==> flow/design.v (excerpt) <==
module emaxi( 
   wr_wait, rd_wait, rr_access, rr_packet, m_axi_awid, m_axi_awaddr,
   m_axi_awlen, m_axi_awsize, m_axi_awburst, m_axi_awlock,
   m_axi_awcache, m_axi_awprot, m_axi_awqos, m_axi_awvalid, m_axi_wid,
   m_axi_wdata, m_axi_wstrb, m_axi_wlast, m_axi_wvalid, m_axi_bready,
   m_axi_arid, m_axi_araddr, m_axi_arlen, m_axi_arsize, m_axi_arburst,
   m_axi_arlock, m_axi_arcache, m_axi_arprot, m_axi_arqos,
   m_axi_arvalid, m_axi_rready,
   wr_access, wr_packet, rd_access, rd_packet, rr_wait, m_axi_aclk,
   m_axi_aresetn, m_axi_awready, m_axi_wready, m_axi_bid, m_axi_bresp,
   m_axi_bvalid, m_axi_arready, m_axi_rid, m_axi_rdata, m_axi_rresp,
   m_axi_rlast, m_axi_rvalid
   );
Size in the first run: about 4200 cells after synthesis, ~1800 flip-flops, ~67000 sq um of cells after synthesis.
export LEC_CHECK = 0
export CAP_MARGIN = 20
export CORE_MARGIN = 2
export CORE_UTILIZATION = 33
export GPL_ROUTABILITY_DRIVEN = 1
export PLACE_DENSITY_LB_ADDON = 0.05
export SETUP_SLACK_MARGIN = -0.17
export SLEW_MARGIN = 20
create_clock -name core_clock -period 2.47 [get_ports {m_axi_aclk}]
run.sh (not shown) runs the stock make flow with config.mk's settings and CLKGATE_MAP_FILE=.
The first run reached the layout checks and failed them: setup timing.
Then changed:
--- a/flow/config.mk
+++ b/flow/config.mk
@@ -8,7 +8,4 @@
 export CAP_MARGIN = 20
 export CORE_MARGIN = 2
-export CORE_UTILIZATION = 33
-export GPL_ROUTABILITY_DRIVEN = 1
-export PLACE_DENSITY_LB_ADDON = 0.05
-export SETUP_SLACK_MARGIN = -0.17
+export CORE_UTILIZATION = 40
 export SLEW_MARGIN = 20
==> flow/constraint.sdc (replaced) <==
create_clock -name core_clock -period 3.6 [get_ports {m_axi_aclk}]
set_input_delay 0.7200 -clock core_clock [delete_from_list [all_inputs] [get_ports {m_axi_aclk}]]
set_output_delay 0.7200 -clock core_clock [all_outputs]
set_load 0.01 [all_outputs]
- Now the flow ran to the end with no violations
- utilization increases by 6.9 points
- design area falls by about 4%
- worst setup slack improved by 520 ps
- register-to-register slack gains 690 ps
- non-clock buffer count came out lower by 194
- total power went down by about 36%

========
Setup of job 8910:
Starting RTL as in the previous note.
// emaxi
module emaxi( 
   wr_wait, rd_wait, rr_access, rr_packet, m_axi_awid, m_axi_awaddr,
   m_axi_awlen, m_axi_awsize, m_axi_awburst, m_axi_awlock,
   m_axi_awcache, m_axi_awprot, m_axi_awqos, m_axi_awvalid, m_axi_wid,
   m_axi_wdata, m_axi_wstrb, m_axi_wlast, m_axi_wvalid, m_axi_bready,
   m_axi_arid, m_axi_araddr, m_axi_arlen, m_axi_arsize, m_axi_arburst,
   m_axi_arlock, m_axi_arcache, m_axi_arprot, m_axi_arqos,
   m_axi_arvalid, m_axi_rready,
   wr_access, wr_packet, rd_access, rd_packet, rr_wait, m_axi_aclk,
   m_axi_aresetn, m_axi_awready, m_axi_wready, m_axi_bid, m_axi_bresp,
   m_axi_bvalid, m_axi_arready, m_axi_rid, m_axi_rdata, m_axi_rresp,
   m_axi_rlast, m_axi_rvalid
   );
Settings: LEC_CHECK=0, ABC_AREA=1, CAP_MARGIN=0, CELL_PAD_IN_SITES_GLOBAL_PLACEMENT=1, CORE_ASPECT_RATIO=0.76, CORE_MARGIN=2, CORE_UTILIZATION=62, CTS_CLUSTER_DIAMETER=211, GPL_ROUTABILITY_DRIVEN=1, GPL_TIMING_DRIVEN=0, HOLD_SLACK_MARGIN=-0.1, PLACE_DENSITY_LB_ADDON=0.01, SETUP_SLACK_MARGIN=0.16, SLEW_MARGIN=30, TNS_END_PERCENT=20; clock period 2.11 ns.
Finished, but not clean: job 8910, with setup timing.
## Diff of input files: job 2244 against job 8910
# job 8910
export LEC_CHECK = 0
export ABC_AREA = 1
export CAP_MARGIN = 0
export CELL_PAD_IN_SITES_GLOBAL_PLACEMENT = 1
export CORE_ASPECT_RATIO = 0.76
export CORE_MARGIN = 2
export CORE_UTILIZATION = 62
export CTS_CLUSTER_DIAMETER = 211
export GPL_ROUTABILITY_DRIVEN = 1
export GPL_TIMING_DRIVEN = 0
export HOLD_SLACK_MARGIN = -0.1
export PLACE_DENSITY_LB_ADDON = 0.01
export SETUP_SLACK_MARGIN = 0.16
export SLEW_MARGIN = 30
export TNS_END_PERCENT = 20
create_clock -name core_clock -period 2.11 [get_ports {m_axi_aclk}]
# job 2244
export LEC_CHECK = 0
export CAP_MARGIN = 20
export CORE_MARGIN = 2
export CORE_UTILIZATION = 56
export SLEW_MARGIN = 20
create_clock -name core_clock -period 3.6 [get_ports {m_axi_aclk}]
[summary]
Job 2244 reached the final stage; the timing, DRC and antenna checks on its layout passed.
Job 2244 vs job 8910: post-detailed-route wirelength per cell down by a few percent
The run showing the greater critical path's largest stage delay is job 2244.
Taking job 8910 over job 2244, the instance tally after logic synthesis ratio works out to 1.5.
Simple-gate share of the synthesized area in job 2244 is 15 points lower than in job 8910
Of the two values seen for kind of path behind the tightest hold check, in2reg was produced by job 8910 and reg2reg by job 2244.
A critical-path cell with the highest stage delay of dfxtp_4 is what job 2244 shows, while dfrtp_1 belongs to job 8910.
End point of the critical path: wr_wait -> job 2244, fifo_async.mem.generic.memory_dp.rd_dout[23]$_DFFE_PP_ -> job 8910
The post-synthesis sequential area ratio in job 2244 was higher than what job 8910 gave.
Summary of job 2244 over job 8910: routed wire length has decreased, register fraction of the total cell area shows an increase of 4.8 points, number of cell instances after yosys synthesis went down by 2,255.
Changes in job 4115 relative to job 2244:
# job 2244
export LEC_CHECK = 0
export CAP_MARGIN = 20
export CORE_MARGIN = 2
export CORE_UTILIZATION = 56
export SLEW_MARGIN = 20
create_clock -name core_clock -period 3.6 [get_ports {m_axi_aclk}]
# job 4115
export LEC_CHECK = 0
export CAP_MARGIN = 20
export CORE_MARGIN = 2
export CORE_UTILIZATION = 70
export SETUP_SLACK_MARGIN = 0.62
export SLEW_MARGIN = 20
create_clock -name core_clock -period 2.08 [get_ports {m_axi_aclk}]
[summary]
Of job 4115 and job 2244, job 2244 shows the higher required time of the critical path, with job 4115 below it. Job 4115 against job 2244: setup slack has decreased; worst setup slack for register-to-register paths has decreased. The critical path endpoint comes out wr_wait in one run and fifo_async.mem.generic.memory_dp.rd_dout[19]$_DFFE_PP_ in the other, namely in job 2244 and job 4115 respectively. Complete run, failing final checks: job 4115, reason setup timing.
[inputs] job 3309 vs job 4115
# job 4115
export LEC_CHECK = 0
export CAP_MARGIN = 20
export CORE_MARGIN = 2
export CORE_UTILIZATION = 70
export SETUP_SLACK_MARGIN = 0.62
export SLEW_MARGIN = 20
create_clock -name core_clock -period 2.08 [get_ports {m_axi_aclk}]
# job 3309
export LEC_CHECK = 0
export ABC_AREA = 1
export CAP_MARGIN = 20
export CORE_MARGIN = 2
export CORE_UTILIZATION = 70
export CTS_CLUSTER_SIZE = 88
export PLACE_DENSITY = 0.38
export SLEW_MARGIN = 20
create_clock -name core_clock -period 2.02 [get_ports {m_axi_aclk}]
Notes after the runs:
- Of job 3309 and job 4115, the lower layout clock buffer count belongs to job 4115.
- Highest clock rate went up by more than 10% going from job 4115 to job 3309.
- Job 4115 → job 3309: via density per instance shrank by about 9%; register-to-register slack saw an increase; critical path depth went up; share of cell area taken by muxes after synthesis lower; depth of the worst register-to-register path went up.
- Cmp job 3309 vs job 4115: actual transition at the worst max-transition pin lower in job 3309
- The runs compared here, job 4115 and job 3309, all ended either early or with open violations.
- Final checks on job 4115, whose flow otherwise completed, came back failing, citing setup timing.
- Global-route track usage on met3, job 3309 and job 4115, lower one = job 4115.
- Job 3309 vs job 4115, global-route usage went up by 2.3 points.

========
Setup of before:
Starting RTL as in the previous note.
==> flow/design.v (excerpt) <==
module emaxi( 
   wr_wait, rd_wait, rr_access, rr_packet, m_axi_awid, m_axi_awaddr,
   m_axi_awlen, m_axi_awsize, m_axi_awburst, m_axi_awlock,
   m_axi_awcache, m_axi_awprot, m_axi_awqos, m_axi_awvalid, m_axi_wid,
   m_axi_wdata, m_axi_wstrb, m_axi_wlast, m_axi_wvalid, m_axi_bready,
   m_axi_arid, m_axi_araddr, m_axi_arlen, m_axi_arsize, m_axi_arburst,
   m_axi_arlock, m_axi_arcache, m_axi_arprot, m_axi_arqos,
   m_axi_arvalid, m_axi_rready,
   wr_access, wr_packet, rd_access, rd_packet, rr_wait, m_axi_aclk,
   m_axi_aresetn, m_axi_awready, m_axi_wready, m_axi_bid, m_axi_bresp,
   m_axi_bvalid, m_axi_arready, m_axi_rid, m_axi_rdata, m_axi_rresp,
   m_axi_rlast, m_axi_rvalid
   );
   parameter M_IDW  = 12;
   parameter PW     = 104;
   parameter AW     = 32;
   parameter DW     = 32;
   input 	       wr_access;
   input [PW-1:0]      wr_packet;   
   output 	       wr_wait;
   input 	       rd_access;
   input [PW-1:0]      rd_packet;
   output 	       rd_wait;
   output 	       rr_access;
   output [PW-1:0]     rr_packet;
   input 	       rr_wait;
   input  	       m_axi_aclk;     
   input  	       m_axi_aresetn;  
   output [M_IDW-1:0]  m_axi_awid;     
   output [31 : 0]     m_axi_awaddr;   
   output [7 : 0]      m_axi_awlen;    
   output [2 : 0]      m_axi_awsize;   
   output [1 : 0]      m_axi_awburst;  
   output              m_axi_awlock;   
   output [3 : 0]      m_axi_awcache;  
   output [2 : 0]      m_axi_awprot;   
   output [3 : 0]      m_axi_awqos;    
   output 	       m_axi_awvalid;  
   input 	       m_axi_awready;  
   output [M_IDW-1:0]  m_axi_wid;     
   output [63 : 0]     m_axi_wdata;    
   output [7 : 0]      m_axi_wstrb;    
   output 	       m_axi_wlast;    
   output 	       m_axi_wvalid;   
   input 	       m_axi_wready;   
   input [M_IDW-1:0]   m_axi_bid;
   input [1 : 0]       m_axi_bresp;    
   input 	       m_axi_bvalid;   
   output 	       m_axi_bready;   
   output [M_IDW-1:0]  m_axi_arid;     
   output [31 : 0]     m_axi_araddr;   
   output [7 : 0]      m_axi_arlen;    
   output [2 : 0]      m_axi_arsize;   
   output [1 : 0]      m_axi_arburst;  
   output              m_axi_arlock;   
   output [3 : 0]      m_axi_arcache;  
  ...
Settings: LEC_CHECK=0, ABC_AREA=1, CAP_MARGIN=10, CELL_PAD_IN_SITES_GLOBAL_PLACEMENT=1, CORE_ASPECT_RATIO=0.76, CORE_MARGIN=2, CORE_UTILIZATION=62, CTS_CLUSTER_DIAMETER=211, GPL_ROUTABILITY_DRIVEN=1, GPL_TIMING_DRIVEN=0, HOLD_SLACK_MARGIN=-0.1, PLACE_DENSITY_LB_ADDON=0.01, SETUP_SLACK_MARGIN=0.16, SLEW_MARGIN=35, TNS_END_PERCENT=20; clock period 2.11 ns.
The layout from before, despite a flow that completed every stage, fails the layout checks, with the failing checks listed as setup timing.
### before -> after
--- a/flow/config.mk
+++ b/flow/config.mk
@@ -19 +18,0 @@
-export SETUP_SLACK_MARGIN = 0.16
==> flow/constraint.sdc <==
create_clock -name core_clock -period 5.8 [get_ports {m_axi_aclk}]
set_input_delay 1.1600 -clock core_clock [delete_from_list [all_inputs] [get_ports {m_axi_aclk}]]
set_output_delay 1.1600 -clock core_clock [all_outputs]
set_load 0.01 [all_outputs]
[summary]
- after finished all stages; the layout is clean.
- Delta (after minus before): sequential cell area fraction in the yosys report level, final tally of hold violations level, via count of the first global-routing pass moved down, buffer share of cell area moved down.
- Any difference in area taken by flip-flops and latches between after and before is small enough to ignore.
- Looking at slowest cell on the critical path, the sky130_fd_sc_hd__dfrtp_1 result is from before; the sky130_fd_sc_hd__buf_1 one comes from after.
- Lower met3 layer wire length in the routed design goes to after over before.
- Higher aggregate routed wire length goes to before over after.
Power and IR drop assume default switching activity.
